==> inputs of run M <==
==> flow/design.v <==
module apb_slave (
  input  logic        PCLK,
  input  logic        PRESETn,
  input  logic [31:0] PADDR,
  input  logic        PSEL,
  input  logic        PENABLE,
  input  logic        PWRITE,
  input  logic [31:0] PWDATA,
  output logic [31:0] PRDATA,
  output logic        PREADY,
  output logic        PSLVERR
);
  logic [15:0] [31:0] registers;
  logic [3:0] addr_index;
  logic       addr_valid;
  assign addr_index = PADDR[5:2];
  assign addr_valid = (PADDR[31:6] == 0);
  typedef enum logic [1:0] {
    IDLE,
    SETUP,
    ACCESS
  } apb_state_t;
  apb_state_t current_state, next_state;
  always_ff @(posedge PCLK or negedge PRESETn) begin
    if (!PRESETn) begin
      current_state <= IDLE;
    end else begin
      current_state <= next_state;
    end
  end
  always_comb begin
    case (current_state)
      IDLE: begin
        if (PSEL && !PENABLE)
          next_state = SETUP;
        else
          next_state = IDLE;
      end
      SETUP: begin
        if (PSEL && PENABLE)
          next_state = ACCESS;
        else
          next_state = IDLE;
      end
      ACCESS: begin
        if (PSEL && !PENABLE)
          next_state = SETUP;
        else
          next_state = IDLE;
      end
      default:
        next_state = IDLE;
    endcase
  end
  always_ff @(posedge PCLK or negedge PRESETn) begin
    if (!PRESETn) begin
      for (int i = 0; i < 16; i++)
        registers[i] <= 32'h0;
      PRDATA <= 32'h0;
      PREADY <= 1'b1;   
      PSLVERR <= 1'b0;  
    end
    else begin
      PREADY <= (next_state != SETUP);
      PSLVERR <= 1'b0;
      if (current_state == SETUP && PSEL && PENABLE) begin
        if (!addr_valid) begin
          PSLVERR <= 1'b1;
        end
        else if (!PWRITE) begin
          PRDATA <= registers[addr_index];
        end
      end
      if (current_state == ACCESS && PSEL && PENABLE && addr_valid && PWRITE) begin
        registers[addr_index] <= PWDATA;
      end
    end
  end
endmodule
==> flow/run.sh <==
#!/bin/bash
# the make line also repeats each setting of config.mk as NAME=value (left out here)
make -C /OpenROAD-flow-scripts/flow DESIGN_CONFIG=/design/flow/config.mk WORK_HOME=/design/flow/orfs CLKGATE_MAP_FILE= finish
==> flow/config.mk <==
export PLATFORM = sky130hd
export DESIGN_NAME = apb_slave
export DESIGN_NICKNAME = apb_slave
export VERILOG_FILES = /design/flow/design.v
export SDC_FILE = /design/flow/constraint.sdc
export NUM_CORES = 4
export LEC_CHECK = 0
export CAP_MARGIN = 10
export CELL_PAD_IN_SITES_GLOBAL_PLACEMENT = 1
export CORE_MARGIN = 2
export CORE_UTILIZATION = 70
export CTS_CLUSTER_DIAMETER = 395
export GPL_ROUTABILITY_DRIVEN = 0
export GPL_TIMING_DRIVEN = 1
export MAX_ROUTING_LAYER = met5
export MIN_ROUTING_LAYER = met1
export PLACE_DENSITY_LB_ADDON = 0.06
export SETUP_SLACK_MARGIN = -0.11
export SLEW_MARGIN = 20
export TNS_END_PERCENT = 80
==> flow/constraint.sdc <==
create_clock -name core_clock -period 1.38 [get_ports {PCLK}]
set_input_delay 0.2760 -clock core_clock [delete_from_list [all_inputs] [get_ports {PCLK}]]
set_output_delay 0.2760 -clock core_clock [all_outputs]
set_load 0.01 [all_outputs]
==> inputs of run A, as changes to run M <==
CAP_MARGIN = 20   (was 10)
CELL_PAD_IN_SITES_GLOBAL_PLACEMENT = unset   (was 1)
CORE_UTILIZATION = 72   (was 70)
CTS_CLUSTER_DIAMETER = unset   (was 395)
CTS_CLUSTER_SIZE = 42   (was unset)
GPL_ROUTABILITY_DRIVEN = unset   (was 0)
GPL_TIMING_DRIVEN = unset   (was 1)
MAX_ROUTING_LAYER = unset   (was met5)
MIN_ROUTING_LAYER = unset   (was met1)
PLACE_DENSITY_LB_ADDON = unset   (was 0.06)
SETUP_SLACK_MARGIN = unset   (was -0.11)
TNS_END_PERCENT = unset   (was 80)
==> flow/constraint.sdc (replaced) <==
create_clock -name core_clock -period 2.15 [get_ports {PCLK}]
set_input_delay 0.4300 -clock core_clock [delete_from_list [all_inputs] [get_ports {PCLK}]]
set_output_delay 0.4300 -clock core_clock [all_outputs]
set_load 0.01 [all_outputs]
==> inputs of run D, as changes to run M <==
CAP_MARGIN = 20   (was 10)
CELL_PAD_IN_SITES_GLOBAL_PLACEMENT = unset   (was 1)
CORE_UTILIZATION = 54   (was 70)
CTS_CLUSTER_DIAMETER = unset   (was 395)
GPL_ROUTABILITY_DRIVEN = unset   (was 0)
GPL_TIMING_DRIVEN = unset   (was 1)
MAX_ROUTING_LAYER = unset   (was met5)
MIN_ROUTING_LAYER = unset   (was met1)
PLACE_DENSITY_LB_ADDON = unset   (was 0.06)
SETUP_SLACK_MARGIN = unset   (was -0.11)
TNS_END_PERCENT = unset   (was 80)
==> flow/constraint.sdc (replaced) <==
create_clock -name core_clock -period 3.81 [get_ports {PCLK}]
set_input_delay 0.7620 -clock core_clock [delete_from_list [all_inputs] [get_ports {PCLK}]]
set_output_delay 0.7620 -clock core_clock [all_outputs]
set_load 0.01 [all_outputs]
==> changes_impl.md <==
### Physical design

* Switching share of total power at a little over a fifth
* Clock latency on the worst-skew pair at roughly 0.61 ns
* Number of tap cells inserted at around 600
* Pin slew with the least headroom to its limit at 0.921 ns
* Final critical delay including setup and external delays at about 2.8 ns
* Outcome: complete, no violations
* Total routing resource utilization after global routing at between 20% and 30%
* Worst hold slack at ~0.17 ns
* Critical register-to-register path endpoint: registers[230]
* End point of the critical path: registers[230]
* Worst setup slack after placement at 0.375 ns
* Inserted Diodes at 1
* Length of routed met3 wiring at 1.81 mm
* Maximum number of pins on one net before global-route repair at 88
* Unrepaired setup endpoints after global routing: false
The numbers above come from run D.

==> changes_impl.md <==
### Physical design

* Outcome: failed layout checks
* Layout check failures: setup timing
* Final setup slack of the worst path at -0.383 ns
* Final setup viols at between 500 and 600
* End point of the critical path: registers[447]
* Number of tap cells inserted at approximately 450
* Pin slew with the least headroom to its limit at between 0.8 and 0.9 ns
* Critical register-to-register path endpoint: registers[447]
The numbers above come from run A.

==> changes_impl.md <==
### Physical design

* Outcome: failed layout checks
* Layout check failures: setup timing
* Switching share of total power at 22.9%
* Maximum number of pins on one net before global-route repair at around 72
* Inserted Diodes at 0
* Final setup viols at 578
* Total routing resource utilization after global routing at between 40% and 50%
* Pin slew with the least headroom to its limit at 0.728 ns
* Final setup slack of the worst path at -1.01 ns
* Number of tap cells inserted at 455
The numbers above come from run M.

Power and IR drop assume default switching activity.
